Setup of run 1:
Design EX, start of the top module:
module EX (
    input clk,
    input rst_n,
    input en,
    input stage_ID_EX__EX_regwrite,
    input stage_ID_EX__EX_memtoreg,
    input stage_ID_EX__EX_memread,
    input stage_ID_EX__EX_memwrite,
    input stage_ID_EX__EX_alusrc,
    input [1:0] stage_ID_EX__EX_aluop,
    input stage_ID_EX__EX_regdst,
    input stage_ID_EX__EX_sys_en,
    input [31:0]stage_ID_EX__EX_rs_data,
    input [31:0]stage_ID_EX__EX_rt_data,
    input [4:0]stage_ID_EX__EX_rs_id,
    input [4:0]stage_ID_EX__EX_rt_id,
    input [4:0]stage_ID_EX__EX_rd_id,
    input [31:0]stage_ID_EX__EX_sign_ext,
    input [2:0]stage_ID_EX__EX_funct3,
    input sys__EX_done,
    output reg stage_EX_MEM__MEM_regwrite,
    output reg stage_EX_MEM__MEM_memtoreg,
    output reg stage_EX_MEM__MEM_memread,
    output reg stage_EX_MEM__MEM_memwrite,
    output reg [31:0] stage_EX_MEM__MEM_alures,
    output reg [31:0] stage_EX_MEM__MEM_store_data,
    output reg [4:0]  stage_EX_MEM__MEM_rd_id,
    output EX__HDUbr_regwrite,
    output EX__HDU_memread,
    output [4:0] EX__HDU_HDUbr_rd_id,
    output reg  EX_stall_for_sys,
    input  FU__EX_rs_wb,
    input  FU__EX_rs_mem,
    input  FU__EX_rt_wb,
    input  FU__EX_rt_mem,
    input [31:0]  WB__EX_for_help,
    input [31:0]  MEM__EX_for_help
);
==> flow/config.mk <==
export PLATFORM = sky130hd
export DESIGN_NAME = EX
export DESIGN_NICKNAME = EX
export VERILOG_FILES = /design/flow/design.v
export SDC_FILE = /design/flow/constraint.sdc
export NUM_CORES = 4
export LEC_CHECK = 0
export CAP_MARGIN = 0
export CELL_PAD_IN_SITES_GLOBAL_PLACEMENT = 1
export CORE_ASPECT_RATIO = 0.5
export CORE_MARGIN = 5
export CORE_UTILIZATION = 53
export CTS_CLUSTER_DIAMETER = 292
export CTS_CLUSTER_SIZE = 52
export GPL_TIMING_DRIVEN = 1
export MAX_ROUTING_LAYER = met5
export PLACE_DENSITY_LB_ADDON = 0.3
export SETUP_SLACK_MARGIN = -0.52
export SLEW_MARGIN = 35
export TNS_END_PERCENT = 5
==> flow/constraint.sdc <==
create_clock -name core_clock -period 6.44 [get_ports {clk}]
set_input_delay 1.2880 -clock core_clock [delete_from_list [all_inputs] [get_ports {clk}]]
set_output_delay 1.2880 -clock core_clock [all_outputs]
set_load 0.01 [all_outputs]
run.sh (not shown) runs the stock make flow with config.mk's settings and CLKGATE_MAP_FILE=.
Both conditions hold for run 1: the flow ran to the end and the final layout passed the timing, DRC and antenna checks.
## Diff of input files: run 2 against run 1
# run 1
export LEC_CHECK = 0
export CAP_MARGIN = 0
export CELL_PAD_IN_SITES_GLOBAL_PLACEMENT = 1
export CORE_ASPECT_RATIO = 0.5
export CORE_MARGIN = 5
export CORE_UTILIZATION = 53
export CTS_CLUSTER_DIAMETER = 292
export CTS_CLUSTER_SIZE = 52
export GPL_TIMING_DRIVEN = 1
export MAX_ROUTING_LAYER = met5
export PLACE_DENSITY_LB_ADDON = 0.3
export SETUP_SLACK_MARGIN = -0.52
export SLEW_MARGIN = 35
export TNS_END_PERCENT = 5
create_clock -name core_clock -period 6.44 [get_ports {clk}]
# run 2
export LEC_CHECK = 0
export CAP_MARGIN = 20
export CORE_MARGIN = 2
export CORE_UTILIZATION = 40
export SLEW_MARGIN = 20
create_clock -name core_clock -period 5.2 [get_ports {clk}]
==> comparison <==
- Sort run 2 and run 1 by largest driver fanout on the critical path desc -> top: run 1
- Sequential power is higher on run 2
- Run comparison: run 1 termination of the worst setup path stage_EX_MEM__MEM_alures[29]; run 2 termination of the worst setup path stage_EX_MEM__MEM_alures[31]
- Per the comparison of run 2 with run 1, number of antenna violations at the first check in global routing rose 2, longest individual stage delay on the worst path fell 0.23 ns.
diff inputs: run 2 => run 3
# run 2
export LEC_CHECK = 0
export CAP_MARGIN = 20
export CORE_MARGIN = 2
export CORE_UTILIZATION = 40
export SLEW_MARGIN = 20
create_clock -name core_clock -period 5.2 [get_ports {clk}]
# run 3
export LEC_CHECK = 0
export ABC_AREA = 1
export CAP_MARGIN = 20
export CELL_PAD_IN_SITES_DETAIL_PLACEMENT = 0
export CORE_MARGIN = 2
export CORE_UTILIZATION = 40
export GPL_TIMING_DRIVEN = 0
export HOLD_SLACK_MARGIN = 0.13
export SLEW_MARGIN = 20
create_clock -name core_clock -period 8.66 [get_ports {clk}]
==> results <==
Per the comparison of run 3 with run 2, chip area estimate from yosys synthesis saw a decrease; detailed route wirelength on metal2 increased 600 um; clock-cell share of area now larger; share of cell area taken by flip-flops and latches increased 0.84 points.
Run 3 against run 2: count of non-CTS buffers in the layout dropped about 30%, pin count of the biggest net entering global routing dropped 52.
Changes in run 4 relative to run 3:
# run 3
export LEC_CHECK = 0
export ABC_AREA = 1
export CAP_MARGIN = 20
export CELL_PAD_IN_SITES_DETAIL_PLACEMENT = 0
export CORE_MARGIN = 2
export CORE_UTILIZATION = 40
export GPL_TIMING_DRIVEN = 0
export HOLD_SLACK_MARGIN = 0.13
export SLEW_MARGIN = 20
create_clock -name core_clock -period 8.66 [get_ports {clk}]
# run 4
export LEC_CHECK = 0
export CAP_MARGIN = 20
export CORE_ASPECT_RATIO = 0.5
export CORE_MARGIN = 2
export CORE_UTILIZATION = 40
export CTS_CLUSTER_DIAMETER = 204
export CTS_CLUSTER_SIZE = 17
export SLEW_MARGIN = 20
create_clock -name core_clock -period 5.2 [get_ports {clk}]
==> comparison <==
The flow did not stop early for run 4: all stages ran, and the layout cleared the timing, DRC and antenna checks. Against run 3 as the reference, run 4 delivers a lower critical path's largest stage delay. Run 3 has lower area after synthesis than run 4. For total wirelength of the detailed-routed design, dividing the value from run 3 by the value from run 4 gives 1.09. Looking at multiplexer fraction of the synthesized cell area, run 4 sits 20 points higher than run 3 does. Number of clock-tree buffers in the layout: run 4 higher than run 3. Looking only at final core area utilization, and setting everything else aside, the higher value of run 3 and run 4 goes to run 4.
Power and IR drop assume default switching activity.
